v6:
Design median_calc, start of the top module:
module median_calc #(parameter POPSIZE = 100,DATA_WIDTH = 8)(
    input logic clk,
    input logic rst,
    input logic [DATA_WIDTH-1:0] data_in,
    input logic data_rdy,
    output [DATA_WIDTH-1:0] median,
    output data_vld
);
For scale: ~420 flip-flops, about 0.030 sq mm of cells after synthesis.
make LEC_CHECK=0 CAP_MARGIN=20 CELL_PAD_IN_SITES_DETAIL_PLACEMENT=1 CELL_PAD_IN_SITES_GLOBAL_PLACEMENT=2 CORE_ASPECT_RATIO=1.31 CORE_MARGIN=2 CORE_UTILIZATION=65 CTS_CLUSTER_DIAMETER=75 GPL_ROUTABILITY_DRIVEN=0 HOLD_SLACK_MARGIN=0.12 MAX_ROUTING_LAYER=met4 PLACE_DENSITY=0.6 SETUP_SLACK_MARGIN=0.3 SLEW_MARGIN=5 finish   # period 3.38 ns
run.sh (not shown) runs the stock make flow with config.mk's settings and CLKGATE_MAP_FILE=.
v6 got as far as global placement without I/O (3_1_place_gp_skip_io), where a tool error ended the run.
Relative to v6, the following input files were edited for v7:
Settings: MAX_ROUTING_LAYER no longer set, was met4; GPL_ROUTABILITY_DRIVEN no longer set, was 0; SETUP_SLACK_MARGIN no longer set, was 0.3; CTS_CLUSTER_DIAMETER no longer set, was 75; CORE_UTILIZATION now 40, was 65; CORE_ASPECT_RATIO no longer set, was 1.31; SLEW_MARGIN now 20, was 5; CELL_PAD_IN_SITES_GLOBAL_PLACEMENT no longer set, was 2; CELL_PAD_IN_SITES_DETAIL_PLACEMENT no longer set, was 1; HOLD_SLACK_MARGIN no longer set, was 0.12; the clock period (ns, I/O delays scaled along) now 3.5, was 3.38.
v6 -> v7: basic-gate share of the synthesized area counting and, or, nand and nor cells delta 0, exact match
Re synthesized net count: no difference whatsoever between v6 and v7.
v7 finished every step from synthesis to the final layout, and the layout passed the timing, design-rule and antenna checks.
On share of synthesized area spent on multiplexers, v6 and v7 are basically level.
Compared with v6, in v7 average cell area after synthesis held steady, horizontal die size up about 45%, yosys stat cell total held steady, row count shows an increase of 10.
Against v6, total core area in v7 rose by more than half.
Diff v7..v6 | chip area estimate from yosys synthesis | unchanged
Across both runs, die area was higher for v7 than for v6.

---

== lane 1 ==
The RTL this note starts from:
==> flow/design.v <==
module sort_reg #(parameter DATA_WIDTH =8)(
    input logic clk,
    input logic rst,
    input logic clr,
    input logic GT_in,
    input logic [DATA_WIDTH-1:0] data_in,
    input logic [DATA_WIDTH-1:0] prev_data,
    input logic data_rdy,
    output logic [DATA_WIDTH-1:0] data_out,
    output logic GT
);
logic [DATA_WIDTH-1:0] data_out_d;
logic [DATA_WIDTH-1:0] data_out_q;
assign GT = (data_in >data_out_q);
assign data_out = data_out_q;
always_ff@(posedge clk or posedge rst)begin
    if(rst)begin
        data_out_q <= 'b0;
    end else if(clr) begin
        data_out_q <= 'b0;
    end else begin
        data_out_q <= data_out_d;
    end
end
always_comb begin
    if(data_rdy) begin
        if(GT && GT_in)begin
            data_out_d = prev_data;
        end else if(GT && !GT_in) begin
            data_out_d = data_in;
        end else begin
            data_out_d = data_out_q;
        end
    end else begin
        data_out_d = data_out_q;
    end
end
endmodule
module median_calc #(parameter POPSIZE = 100,DATA_WIDTH = 8)(
    input logic clk,
    input logic rst,
    input logic [DATA_WIDTH-1:0] data_in,
    input logic data_rdy,
    output [DATA_WIDTH-1:0] median,
    output data_vld
);
logic [DATA_WIDTH-1:0] data_out_array[POPSIZE:0];
logic GT_array[POPSIZE:0];
logic [$clog2(POPSIZE):0] counter_d;
logic [$clog2(POPSIZE):0] counter_q;
logic [DATA_WIDTH-1:0] median_d;
logic [DATA_WIDTH-1:0] median_q;
logic data_vld_q;
logic data_vld_d;
logic reg_rst;
logic [DATA_WIDTH-1:0] data_in_d;
logic [DATA_WIDTH-1:0] data_in_q;
logic data_rdy_d;
logic data_rdy_q;
logic reg_rst_d;
logic reg_rst_q;
assign reg_rst = reg_rst_q;
assign data_rdy_d = data_rdy;
assign data_in_d = data_in;
assign GT_array[POPSIZE] = 0;
assign data_vld = data_vld_q;
assign median = median_q;
genvar i;
generate
  for (i = 0; i < POPSIZE; i++) begin : instance_gen
    if (i == 0) begin
      sort_reg #(
        .DATA_WIDTH(DATA_WIDTH)
      ) instance_0 (
        .clk(clk),
        .rst(rst),
        .clr(reg_rst),
        .GT_in(1'b0),
        .data_in(data_in),
        .prev_data('b0),
        .data_out(data_out_array[0]),
        .GT(GT_array[0]),
        .data_rdy(data_rdy)
      );
    end else begin
      sort_reg #(
        .DATA_WIDTH(DATA_WIDTH)
      ) instance_i (
        .clk(clk),
        .rst(rst),
        .clr(reg_rst),
        .GT_in(GT_array[i-1]),  
        .data_in(data_in),
        .prev_data(data_out_array[i-1]),  
        .data_out(data_out_array[i]),
        .GT(GT_array[i]),
        .data_rdy(data_rdy)
      );
    end
  end
endgenerate
always_ff@(posedge clk or posedge rst)begin
    if(rst)begin
        counter_q <= 'b0;
        median_q <= 'b0;
        data_vld_q <= 'b0;
        data_in_q <= 'b0;
        data_rdy_q <='b0;
        reg_rst_q <= 'b0;
    end else begin
        data_in_q <=data_in_d;
        data_rdy_q <=data_rdy_d;
        counter_q <= counter_d;
        median_q <= median_d;
        data_vld_q <= data_vld_d;
        reg_rst_q <= reg_rst_d;
    end
end
always_comb begin
    reg_rst_d = 'b0;
        data_vld_d = 'b0;
        counter_d = counter_q;
        median_d = median_q;
        if (counter_q == POPSIZE) begin
            median_d = (POPSIZE % 2 == 0) ? data_out_array[POPSIZE/2 - 1] : data_out_array[POPSIZE/2];
            reg_rst_d = 'b1;
            data_vld_d = 'b1;
            counter_d = 'b0;
        end else if(counter_q == 0) begin
            reg_rst_d ='b0;
        end
        if (data_rdy) begin
            counter_d = counter_q + 1;
        end
    end
endmodule
clock: 4.53 ns
lec_check: 0
abc_area: 1
cap_margin: 15
cell_pad_in_sites_detail_placement: 0
cell_pad_in_sites_global_placement: 2
core_aspect_ratio: 0.8
core_margin: 7
core_utilization: 20
cts_cluster_diameter: 210
gpl_routability_driven: 1
gpl_timing_driven: 1
max_routing_layer: met5
place_density_lb_addon: 0.13
slew_margin: 20
tns_end_percent: 65
For lane 2, these inputs were changed with respect to lane 1:
- ABC_AREA: 1 -> unset
- CTS_CLUSTER_DIAMETER: 210 -> 382
- CAP_MARGIN: 15 -> 20
- CORE_UTILIZATION: 20 -> 68
- CORE_MARGIN: 7 -> 2
- CORE_ASPECT_RATIO: 0.8 -> unset
- CTS_CLUSTER_SIZE: unset -> 21
- PLACE_DENSITY_LB_ADDON: 0.13 -> unset
- CELL_PAD_IN_SITES_GLOBAL_PLACEMENT: 2 -> unset
- the clock period (ns, I/O delays scaled along): 4.53 -> 1.9
Notes after the runs:
Lower detailed-route wire length goes to lane 2 over lane 1.
Worst setup path startpoint = instance_gen[6].genblk1.instance_i.data_out_q[1]: lane 2; worst setup path startpoint = data_vld_q: lane 1
Delta(setup slack, lane 2 - lane 1) < 0
Between lane 1 and lane 2, the flow reports final area increasing by a little under 10%.
Note that the met3 wirelength from detailed routing recorded for lane 2 amounts to 3.8 times the value seen in lane 1.
Every run in lane 1 and lane 2 closed cleanly, with the single exception of lane 2.
[flow] lane 2 | stages: complete | final checks: fail | reason: setup timing
In lane 2, the simple-gate area share of the yosys netlist came out 23 points below the value in lane 1.
[lane 2 vs lane 1] count of instantiated cells in the yosys netlist: lower in lane 2

---

Starts from the design.v that is shown in full above.
export LEC_CHECK = 0
export CAP_MARGIN = 20
export CORE_MARGIN = 2
export CORE_UTILIZATION = 70
export CTS_CLUSTER_DIAMETER = 359
export CTS_CLUSTER_SIZE = 30
export HOLD_SLACK_MARGIN = 0.29
export PLACE_DENSITY = 0.6
export SLEW_MARGIN = 20
create_clock -name core_clock -period 1.83 [get_ports {clk}]
The starting point never finished: it broke off in global routing on GRT-0232.
Next try:
- CORE_UTILIZATION: 70 -> 65
- CTS_CLUSTER_DIAMETER: 359 -> 139
- CTS_CLUSTER_SIZE: 30 -> default
- HOLD_SLACK_MARGIN: 0.29 -> default
- MAX_ROUTING_LAYER: default -> met4
- clock period: 1.83 -> 3.33 ns (I/O delays scaled with it)
- This time the run finished with timing, DRC and antenna clean
- synthesized cell count stays the same
- die area rose by a little under a tenth
- area after synthesis does not change
Next try:
- CORE_UTILIZATION: 65 -> 67
- CTS_CLUSTER_DIAMETER: 139 -> 56
- MAX_ROUTING_LAYER: met4 -> default
- clock period: 3.33 -> 2.41 ns (I/O delays scaled with it)
Wire length increases by 7.4%.
Synthesized cell count does not change.
Via count rises by 5.4%.
Clock skew goes up by 0.0068 ns.
Clock-buffer cell count decreases by 4.
Final cell count increases by about 4%.
Power increases by about 50%.
Hold slack gets worse by 0.25 ns.
Design area went up by 7.3%.

---

run A:
RTL: the design.v shown in full above, as it stands there.
Settings: LEC_CHECK=0, CAP_MARGIN=20, CELL_PAD_IN_SITES_DETAIL_PLACEMENT=0, CORE_MARGIN=2, CORE_UTILIZATION=72, CTS_CLUSTER_DIAMETER=382, CTS_CLUSTER_SIZE=21, GPL_ROUTABILITY_DRIVEN=1, GPL_TIMING_DRIVEN=1, HOLD_SLACK_MARGIN=0.29, MAX_ROUTING_LAYER=met5, SLEW_MARGIN=20, TNS_END_PERCENT=65; clock period 2.2 ns.
| run A | all stages done | FAIL | setup timing |
The following lists how run B was set up differently from run A:
Settings: a deleted CTS_CLUSTER_DIAMETER that had been 382; a change of CORE_UTILIZATION from 72 to 40; a deleted HOLD_SLACK_MARGIN that had been 0.29; an added PLACE_DENSITY of 0.6; a deleted CTS_CLUSTER_SIZE that had been 21; a deleted MAX_ROUTING_LAYER that had been met5; a deleted TNS_END_PERCENT that had been 65; a deleted GPL_ROUTABILITY_DRIVEN that had been 1; a deleted GPL_TIMING_DRIVEN that had been 1; a deleted CELL_PAD_IN_SITES_DETAIL_PLACEMENT that had been 0; a change of the clock period (ns, I/O delays scaled along) from 2.2 to 2.86.
[summary]
Summary of run A and run B: one run falls short of a clean finish, namely run A. Run A -> stages 100% | layout checks FAIL | setup timing. Run A -> run B: total chip power decreased by more than 10%. The number of gates resized after CTS reported for run B is smaller than that of run A by 1. In run B, the routed wire length came out 1.1% above the value in run A. Cmp run B vs run A: global-route usage lower in run B. Compared with run A, in run B hold slack lower, clock-pin slew of the registers on the worst-case setup and hold paths lower. Re global routing met1 resource utilization: run B is 20 points down on run A. Delta (run B minus run A): largest fanout on the critical path higher, total negative slack went up.
--- input diff run B..run C ---
Settings: CORE_UTILIZATION changed from 40 to 58; the clock period (ns, I/O delays scaled along) changed from 2.86 to 3.33.
- Run C: global routing met1 resource utilization higher than run B
- Per the comparison of run C with run B, hold slack moved up; y dimension of the die went down 47 um; die span in x saw a decrease.
Edits applied to the flow inputs when going from run C to run D:
Settings: changing CORE_UTILIZATION from 58 to 16; changing the clock period (ns, I/O delays scaled along) from 3.33 to 4.57.
### Flow results
Summary of run D over run C: count of standard-cell rows grew by about 90%; wire length of the first global-routing pass grew by 2900 um; sequential share of layout area shrank by 1.6 points; utilization shrank by 46 points; die outline area grew by 260%.
Higher overall power of the completed layout goes to run C over run D.
What run D reported for worst voltage drop across the vdd grid has to be multiplied by 1.5 to get the figure for run C.
| data arrival time at the worst-slack endpoint | run D vs run C | 1.55 ns higher |
Against run C, run D reports a buffer share of cell area that is lower.
Area growth from synthesis to final layout ended up 6.0 points higher on run D than on run C.
[inputs] run E vs run D
Settings: SETUP_SLACK_MARGIN now 0.75, previously not set; PLACE_DENSITY no longer set, was 0.6; CORE_UTILIZATION now 68, was 16; the clock period (ns, I/O delays scaled along) now 2.59, was 4.57.
Stage in which a tool error killed run E: global routing (5_1_grt). Run D → run E: number of buffers created by CTS -7.7%, synthesized cell count comparable, count of input and output buffers level. From run E to run D, synthesized area did not move at all. When run E is set beside run D, its total of cells resized after clock tree synthesis turns out to be 471 larger. Looking at total placed cells including tap cells across run D and run E, the one that comes out higher is run D. Compared with run D, in run E core area lower, die height lost about 50%, die outline area -150000 sq um.
What run F does differently from run E at the input level:
Settings: putting MAX_ROUTING_LAYER at met4 where nothing was set; putting CTS_CLUSTER_DIAMETER at 139 where nothing was set; putting PLACE_DENSITY at 0.6 where nothing was set; clearing SETUP_SLACK_MARGIN, which used to be 0.75; swapping 2.59 for 3.29 in the clock period (ns, I/O delays scaled along).
==> comparison <==
- Run F has completed all stages; timing, DRC and antenna checks passed.
- Run F — number of gates resized after cts 471 lower, run E as reference
- From run F to run E, simple logic cell fraction of the synthesized area did not move at all.
- As far as post-cts hold buffer count goes, run F and run E are indistinguishable; the numbers are identical.
- Run F vs run E — number of cells after detailed placement dropped by a few percent
- Worst setup slack after placement: run F > run E
- Global placer's final weighted congestion is lower on run E
- Comparing run F with run E, the count of library flops with an enable pin came out essentially unchanged.

---

// median_calc: RTL as listed in full above, without the edits since
Settings: LEC_CHECK=0, CAP_MARGIN=20, CORE_MARGIN=2, CORE_UTILIZATION=68, CTS_CLUSTER_SIZE=36, SETUP_SLACK_MARGIN=-0.25, SLEW_MARGIN=20; clock period 2.59 ns.
The starting point finished with timing, DRC and antenna clean.
Change:
--- a/flow/config.mk
+++ b/flow/config.mk
@@ -8,6 +8,7 @@
 export CAP_MARGIN = 20
 export CORE_MARGIN = 2
-export CORE_UTILIZATION = 68
+export CORE_UTILIZATION = 72
 export CTS_CLUSTER_SIZE = 36
-export SETUP_SLACK_MARGIN = -0.25
+export PLACE_DENSITY_LB_ADDON = 0.2
+export SETUP_SLACK_MARGIN = 0.77
 export SLEW_MARGIN = 20
Result: With this change the flow did not get past clock tree synthesis with DPL-0033. Area after synthesis stays the same. Die area is lower by 5.5%. Synthesized cell count stays the same.
Change:
--- a/flow/config.mk
+++ b/flow/config.mk
@@ -11,4 +11,4 @@
 export CTS_CLUSTER_SIZE = 36
 export PLACE_DENSITY_LB_ADDON = 0.2
-export SETUP_SLACK_MARGIN = 0.77
+export SETUP_SLACK_MARGIN = 0.64
 export SLEW_MARGIN = 20
Result: With this change the flow died in global routing on DPL-0038; synthesized cell count stays the same; die size is unchanged; synthesized area stays the same.
Change:
--- a/flow/config.mk
+++ b/flow/config.mk
@@ -8,7 +8,5 @@
 export CAP_MARGIN = 20
 export CORE_MARGIN = 2
-export CORE_UTILIZATION = 72
-export CTS_CLUSTER_SIZE = 36
-export PLACE_DENSITY_LB_ADDON = 0.2
-export SETUP_SLACK_MARGIN = 0.64
+export CORE_UTILIZATION = 55
+export PLACE_DENSITY = 0.6
 export SLEW_MARGIN = 20
==> flow/constraint.sdc (replaced) <==
create_clock -name core_clock -period 2.86 [get_ports {clk}]
set_input_delay 0.5720 -clock core_clock [delete_from_list [all_inputs] [get_ports {clk}]]
set_output_delay 0.5720 -clock core_clock [all_outputs]
set_load 0.01 [all_outputs]
Result: The changed run passed the timing, design-rule and antenna checks; synthesized area does not change; die size went up by 30%; synthesized cell count stays the same.
Change:
--- a/flow/config.mk
+++ b/flow/config.mk
@@ -6,7 +6,7 @@
 export NUM_CORES = 4
 export LEC_CHECK = 0
-export CAP_MARGIN = 20
+export CAP_MARGIN = 40
 export CORE_MARGIN = 2
-export CORE_UTILIZATION = 55
-export PLACE_DENSITY = 0.6
+export CORE_UTILIZATION = 44
+export MAX_ROUTING_LAYER = met4
 export SLEW_MARGIN = 20
==> flow/constraint.sdc (replaced) <==
create_clock -name core_clock -period 3.5 [get_ports {clk}]
set_input_delay 0.7000 -clock core_clock [delete_from_list [all_inputs] [get_ports {clk}]]
set_output_delay 0.7000 -clock core_clock [all_outputs]
set_load 0.01 [all_outputs]
The new run went through all stages and came out clean.
Die area grows by 25%.
Hold slack gains 0.17 ns.
Worst setup slack gains 0.26 ns.
Cell area shrinks by 3.9%.
Register-to-register slack gains 0.36 ns.
Global-route usage shrinks by 5.8 points.
Core utilization shrinks by 15 points.
Synthesized area is unchanged.
Via count shrinks by 1.3%.
Change:
--- a/flow/config.mk
+++ b/flow/config.mk
@@ -6,7 +6,13 @@
 export NUM_CORES = 4
 export LEC_CHECK = 0
-export CAP_MARGIN = 40
+export CAP_MARGIN = 10
+export CELL_PAD_IN_SITES_DETAIL_PLACEMENT = 1
 export CORE_MARGIN = 2
-export CORE_UTILIZATION = 44
+export CORE_UTILIZATION = 27
+export CTS_CLUSTER_DIAMETER = 75
+export GPL_ROUTABILITY_DRIVEN = 0
+export HOLD_SLACK_MARGIN = 0.19
 export MAX_ROUTING_LAYER = met4
-export SLEW_MARGIN = 20
+export PLACE_DENSITY = 0.6
+export SETUP_SLACK_MARGIN = 0.3
+export SLEW_MARGIN = 5
Result: Wire length climbs by about 9%. Worst hold slack improved by 0.0065 ns. Power rises by 0.60%. Setup slack loses 0.016 ns.
Power is estimated from default activity; no workload was simulated.
